// nn_image_top
module nn_image_top #(
 parameter int IMG_W = 8,
 parameter int IMG_H = 8
)(
 input logic clk,
 input logic rst,
 input logic in_valid,
 input logic signed [8:0] in_pixel,
 input logic signed [7:0] k00, k01, k02,
 input logic signed [7:0] k10, k11, k12,
 input logic signed [7:0] k20, k21, k22,
 input logic signed [7:0] bias,
 input logic signed [7:0] scale,
 input logic signed [7:0] offset,
 input logic signed [W_W-1:0] w0,
 input logic signed [W_W-1:0] w1,
 input logic signed [W_W-1:0] w2,
 output logic out_valid,
 output logic signed [RES_W-1:0] conv_result,
 output logic signed [RES_W-1:0] norm_result,
 output logic signed [ACC_FC_W-1:0] acc0,
 output logic signed [ACC_FC_W-1:0] acc1,
 output logic signed [ACC_FC_W-1:0] acc2,
 output logic [$clog2(IMG_W)-1:0] out_x,
 output logic [$clog2(IMG_H)-1:0] out_y
);
For scale: about 7,500 cells after synthesis, about 430 flip-flops, about 300 I/O pins.
Settings: LEC_CHECK=0, CAP_MARGIN=20, CORE_MARGIN=7, CORE_UTILIZATION=28, GPL_ROUTABILITY_DRIVEN=1, GPL_TIMING_DRIVEN=0, HOLD_SLACK_MARGIN=0.22, MAX_ROUTING_LAYER=met4, MIN_ROUTING_LAYER=met1, SETUP_SLACK_MARGIN=0.34, SLEW_MARGIN=25; clock period 12.0 ns.
run.sh (not shown) runs the stock make flow with config.mk's settings and CLKGATE_MAP_FILE=.
Rerun with:
Settings changed: CORE_MARGIN 7 to 2, CORE_UTILIZATION 28 to 40, GPL_ROUTABILITY_DRIVEN 1 to default, GPL_TIMING_DRIVEN 0 to default, HOLD_SLACK_MARGIN 0.22 to default, MAX_ROUTING_LAYER met4 to default, MIN_ROUTING_LAYER met1 to default, SETUP_SLACK_MARGIN 0.34 to default, SLEW_MARGIN 25 to 20.
Clock period 12.0 ns to 11.5 ns, I/O delays scaled along.
What happened: Utilization increases by 13 points; final cell count decreases by 9.3%; wire length decreases by 8.5%; setup slack loses 0.17 ns; critical path depth decreases by 2; die size decreases by 32%; worst hold slack loses 0.037 ns; sequential power hardly moves; combinational power stays flat.
Rerun with:
Settings changed: CAP_MARGIN 20 to 0, CORE_UTILIZATION 40 to 61, CTS_CLUSTER_DIAMETER from default to 28, MAX_ROUTING_LAYER from default to met4, SETUP_SLACK_MARGIN from default to 2.55, TNS_END_PERCENT from default to 5.
Clock period 11.5 ns to 8.71 ns, I/O delays scaled along.
After rerunning:
- With this change the flow finished but fails on setup timing
- register-to-register slack degrades by 2.4 ns
- worst setup slack gets worse by 1.3 ns
- design area went up by 11%
- first-iteration DRC count climbs by about 1.6%
- clock power goes up by 130%
- total power increases by 67%
- global-route usage rose by 12 points
- die size shrinks by 34%
Rerun with:
Settings changed: CAP_MARGIN 0 to 20, CORE_UTILIZATION 61 to 40, CTS_CLUSTER_DIAMETER 28 to default, CTS_CLUSTER_SIZE from default to 40, GPL_TIMING_DRIVEN from default to 0, HOLD_SLACK_MARGIN from default to -0.07, MAX_ROUTING_LAYER met4 to default, SETUP_SLACK_MARGIN 2.55 to default, TNS_END_PERCENT 5 to default.
Clock period 8.71 ns to 12.0 ns, I/O delays scaled along.
Now the flow produced a clean layout.
Die size grows by well over a third.
Flip-flop count is unchanged.
Utilization went down by 32 points.
Design area falls by roughly a tenth.
Worst hold slack gains 0.027 ns.
Power goes down by well over a third.
Register-to-register slack gets better by 2.4 ns.
Clock-buffer cell count fell by 66.

---

## oak
The RTL this note starts from:
==> flow/design.v <==
`timescale 1ns/1ps
package nn_pkg;
 localparam int K_SIZE = 3;
 localparam int PROD_W = 17;
 localparam int ACC_CONV_W = PROD_W + $clog2(K_SIZE*K_SIZE);
 localparam int RES_W = ACC_CONV_W + 1;
 localparam int W_W = 8;
 localparam int ACC_FC_W = 40;
 localparam int SHIFT_NORM = 6;
endpackage
`timescale 1ns/1ps
module window_gen_3x3_flat #(
 parameter int IMG_W = 8,
 parameter int IMG_H = 8
)(
 input logic clk,
 input logic rst,
 input logic in_valid,
 input logic signed [8:0] in_pixel,
 output logic win_valid,
 output logic [80:0] win_flat,  
 output logic [$clog2(IMG_W)-1:0] out_x,
 output logic [$clog2(IMG_H)-1:0] out_y
);
 logic signed [8:0] line1 [0:IMG_W-1];
 logic signed [8:0] line2 [0:IMG_W-1];
 logic signed [8:0] s0[0:2], s1[0:2], s2[0:2];
 int unsigned x, y;
 integer k;
 task automatic put9(input int idx, input logic signed [8:0] val);
 begin
 win_flat[idx*9 +: 9] <= val;
 end
 endtask
 always_ff @(posedge clk) begin
 if (rst) begin
 x <= 0; y <= 0;
 win_valid <= 0;
 out_x <= '0; out_y <= '0;
 win_flat <= '0;
 for (k = 0; k < IMG_W; k = k + 1) begin
 line1[k] <= '0;
 line2[k] <= '0;
 end
 for (k = 0; k < 3; k = k + 1) begin
 s0[k] <= '0; s1[k] <= '0; s2[k] <= '0;
 end
 end else begin
 win_valid <= 0;
 if (in_valid) begin
 s0[0] <= s0[1]; s0[1] <= s0[2]; s0[2] <= line2[x];
 s1[0] <= s1[1]; s1[1] <= s1[2]; s1[2] <= line1[x];
 s2[0] <= s2[1]; s2[1] <= s2[2]; s2[2] <= in_pixel;
 line2[x] <= line1[x];
 line1[x] <= in_pixel;
 if (y >= 2 && x >= 2) begin
 put9(0, s0[1]); put9(1, s0[2]); put9(2, line2[x]);
 put9(3, s1[1]); put9(4, s1[2]); put9(5, line1[x]);
 put9(6, s2[1]); put9(7, s2[2]); put9(8, in_pixel);
 win_valid <= 1;
 out_x <= x - 2;
 out_y <= y - 2;
 end
 if (x == IMG_W-1) begin
 x <= 0;
 if (y != IMG_H-1) y <= y + 1;
 else y <= 0;
 end else begin
 x <= x + 1;
 end
 end
 end
 end
endmodule
`timescale 1ns/1ps
import nn_pkg::*;
module nn_block_flat #(
 parameter int SHIFT_NORM = nn_pkg::SHIFT_NORM
)(
 input logic clk,
 input logic rst,
 input logic [80:0] win_flat,
 input logic signed [7:0] k00, k01, k02,
 input logic signed [7:0] k10, k11, k12,
 input logic signed [7:0] k20, k21, k22,
 input logic signed [7:0] bias,
 input logic signed [7:0] scale,
 input logic signed [7:0] offset,
 input logic signed [W_W-1:0] w0,
 input logic signed [W_W-1:0] w1,
 input logic signed [W_W-1:0] w2,
 output logic signed [RES_W-1:0] conv_result,
 output logic signed [RES_W-1:0] norm_result,
 output logic signed [ACC_FC_W-1:0] acc0,
 output logic signed [ACC_FC_W-1:0] acc1,
 output logic signed [ACC_FC_W-1:0] acc2
);
 function automatic logic signed [8:0] pix(input int idx);
 begin
 pix = $signed(win_flat[idx*9 +: 9]);
 end
 endfunction
 integer signed sum_temp;
 integer signed sum_next;
 always_comb begin
 sum_temp =
 pix(0)*k00 + pix(1)*k01 + pix(2)*k02 +
 pix(3)*k10 + pix(4)*k11 + pix(5)*k12 +
 pix(6)*k20 + pix(7)*k21 + pix(8)*k22;
 sum_next = (sum_temp <<< 1) + $signed(bias);
 end
 logic signed [RES_W-1:0] conv_reg;
 always_ff @(posedge clk) begin
 if (rst) conv_reg <= '0;
 else conv_reg <= sum_next[RES_W-1:0];
 end
 always_ff @(posedge clk) begin
 if (rst) conv_result <= '0;
 else conv_result <= conv_reg;
 end
 localparam int PROD_W = RES_W + 8;
 logic signed [PROD_W-1:0] prod;
 integer signed prod_shifted;
 integer signed sum_off;
 integer signed norm_next;
 always_comb begin
 prod = $signed(conv_reg) * $signed(scale);
 if (SHIFT_NORM > 0) prod_shifted = $signed(prod) >>> SHIFT_NORM;
 else if (SHIFT_NORM < 0) prod_shifted = $signed(prod) <<< (-SHIFT_NORM);
 else prod_shifted = $signed(prod);
 sum_off = prod_shifted + $signed(offset);
 norm_next = (sum_off < 0) ? 0 : sum_off;
 end
 always_ff @(posedge clk) begin
 if (rst) norm_result <= '0;
 else norm_result <= norm_next[RES_W-1:0];
 end
 always_comb begin
 acc0 = $signed(norm_result) * $signed(w0);
 acc1 = $signed(norm_result) * $signed(w1);
 acc2 = $signed(norm_result) * $signed(w2);
 end
endmodule
`timescale 1ns/1ps
import nn_pkg::*;
module nn_image_top #(
 parameter int IMG_W = 8,
 parameter int IMG_H = 8
)(
 input logic clk,
 input logic rst,
 input logic in_valid,
 input logic signed [8:0] in_pixel,
 input logic signed [7:0] k00, k01, k02,
 input logic signed [7:0] k10, k11, k12,
 input logic signed [7:0] k20, k21, k22,
 input logic signed [7:0] bias,
 input logic signed [7:0] scale,
 input logic signed [7:0] offset,
 input logic signed [W_W-1:0] w0,
 input logic signed [W_W-1:0] w1,
 input logic signed [W_W-1:0] w2,
 output logic out_valid,
 output logic signed [RES_W-1:0] conv_result,
 output logic signed [RES_W-1:0] norm_result,
 output logic signed [ACC_FC_W-1:0] acc0,
 output logic signed [ACC_FC_W-1:0] acc1,
 output logic signed [ACC_FC_W-1:0] acc2,
 output logic [$clog2(IMG_W)-1:0] out_x,
 output logic [$clog2(IMG_H)-1:0] out_y
);
 logic win_valid;
 logic [80:0] win_flat;  
 logic [$clog2(IMG_W)-1:0] win_x;
 logic [$clog2(IMG_H)-1:0] win_y;
 window_gen_3x3_flat #(
 .IMG_W(IMG_W),
 .IMG_H(IMG_H)
 ) u_win (
 .clk (clk),
 .rst (rst),
 .in_valid (in_valid),
 .in_pixel (in_pixel),
 .win_valid(win_valid),
 .win_flat (win_flat),
 .out_x (win_x),
 .out_y (win_y)
 );
 nn_block_flat #(
 .SHIFT_NORM(SHIFT_NORM)
 ) u_core (
 .clk (clk),
 .rst (rst),
 .win_flat (win_flat),
 .k00(k00), .k01(k01), .k02(k02),
 .k10(k10), .k11(k11), .k12(k12),
 .k20(k20), .k21(k21), .k22(k22),
 .bias (bias),
 .scale (scale),
 .offset (offset),
 .w0(w0),
 .w1(w1),
 .w2(w2),
 .conv_result(conv_result),
 .norm_result(norm_result),
 .acc0(acc0),
 .acc1(acc1),
 .acc2(acc2)
 );
 logic [1:0] vpipe;
 logic [$clog2(IMG_W)-1:0] x_pipe0, x_pipe1;
 logic [$clog2(IMG_H)-1:0] y_pipe0, y_pipe1;
 always_ff @(posedge clk) begin
 if (rst) begin
 vpipe <= 2'b00;
 x_pipe0 <= '0; x_pipe1 <= '0;
 y_pipe0 <= '0; y_pipe1 <= '0;
 end else begin
 vpipe <= {vpipe[0], win_valid};
 if (win_valid) begin
 x_pipe0 <= win_x;
 y_pipe0 <= win_y;
 end
 x_pipe1 <= x_pipe0;
 y_pipe1 <= y_pipe0;
 end
 end
 assign out_valid = vpipe[1];
 assign out_x = x_pipe1;
 assign out_y = y_pipe1;
endmodule
clock: 13.1 ns
lec_check: 0
abc_area: 1
cap_margin: 30
cell_pad_in_sites_detail_placement: 1
core_aspect_ratio: 1.04
core_margin: 7
core_utilization: 42
cts_cluster_diameter: 378
cts_cluster_size: 57
gpl_timing_driven: 1
hold_slack_margin: 0.07
max_routing_layer: met5
place_density: 0.94
setup_slack_margin: 0.79
slew_margin: 20
tns_end_percent: 60
Tool error GRT-0116 stopped oak during global routing; no final results.
Relative to oak, the following input files were edited for pine:
- PLACE_DENSITY removed (was 0.94)
- SETUP_SLACK_MARGIN removed (was 0.79)
- CORE_UTILIZATION changed from 42 to 66
- CTS_CLUSTER_DIAMETER removed (was 378)
- TNS_END_PERCENT removed (was 60)
- HOLD_SLACK_MARGIN removed (was 0.07)
- CELL_PAD_IN_SITES_DETAIL_PLACEMENT removed (was 1)
- GPL_TIMING_DRIVEN removed (was 1)
- ABC_AREA removed (was 1)
- MAX_ROUTING_LAYER removed (was met5)
- CORE_ASPECT_RATIO removed (was 1.04)
- CAP_MARGIN changed from 30 to 20
- CTS_CLUSTER_SIZE removed (was 57)
- CORE_MARGIN changed from 7 to 2
- the clock period (ns, I/O delays scaled along) changed from 13.1 to 9.7
==> comparison <==
Number of resized instances in the post-cts repair step in pine is 510% higher than in oak. Mean cell area of the mapped netlist (higher): pine. Relative to oak, the die area measured on pine has decreased by more than a quarter. From oak to pine the numbers moved as follows: site row count went down, area reported by Yosys stat down about 8%, port buffer count stayed essentially flat, share of the synthesized netlist area taken by xor and xnor gates grew by 1.4 points. Compared to oak, pine has die extent in x about 24% lower. The runs compared here, oak and pine, all ended either early or with open violations. Although pine finished all stages, its layout failed final checks on setup timing. Side by side, post-placement setup slack turned out lower in pine than in oak. On pine: initial core utilization is 24 points higher than what oak gave. The number of instances in the synthesized netlist in oak is 1.4 times that in pine.
## Diff of input files: birch against pine
- setting HOLD_SLACK_MARGIN to -0.08 for the first time
- setting MAX_ROUTING_LAYER to met4 for the first time
- changing CORE_UTILIZATION from 66 to 72
- changing the clock period (ns, I/O delays scaled along) from 9.7 to 8.39
Notes after the runs:
Finished, but not clean: birch, with setup timing. Compare pine and birch | arrival time at the worst endpoint higher: birch. NOTE: combinational power in birch exceeds that of pine. When birch is set beside pine, its worst hold slack turns out to be 10 ps larger.
Power and IR drop assume default switching activity.
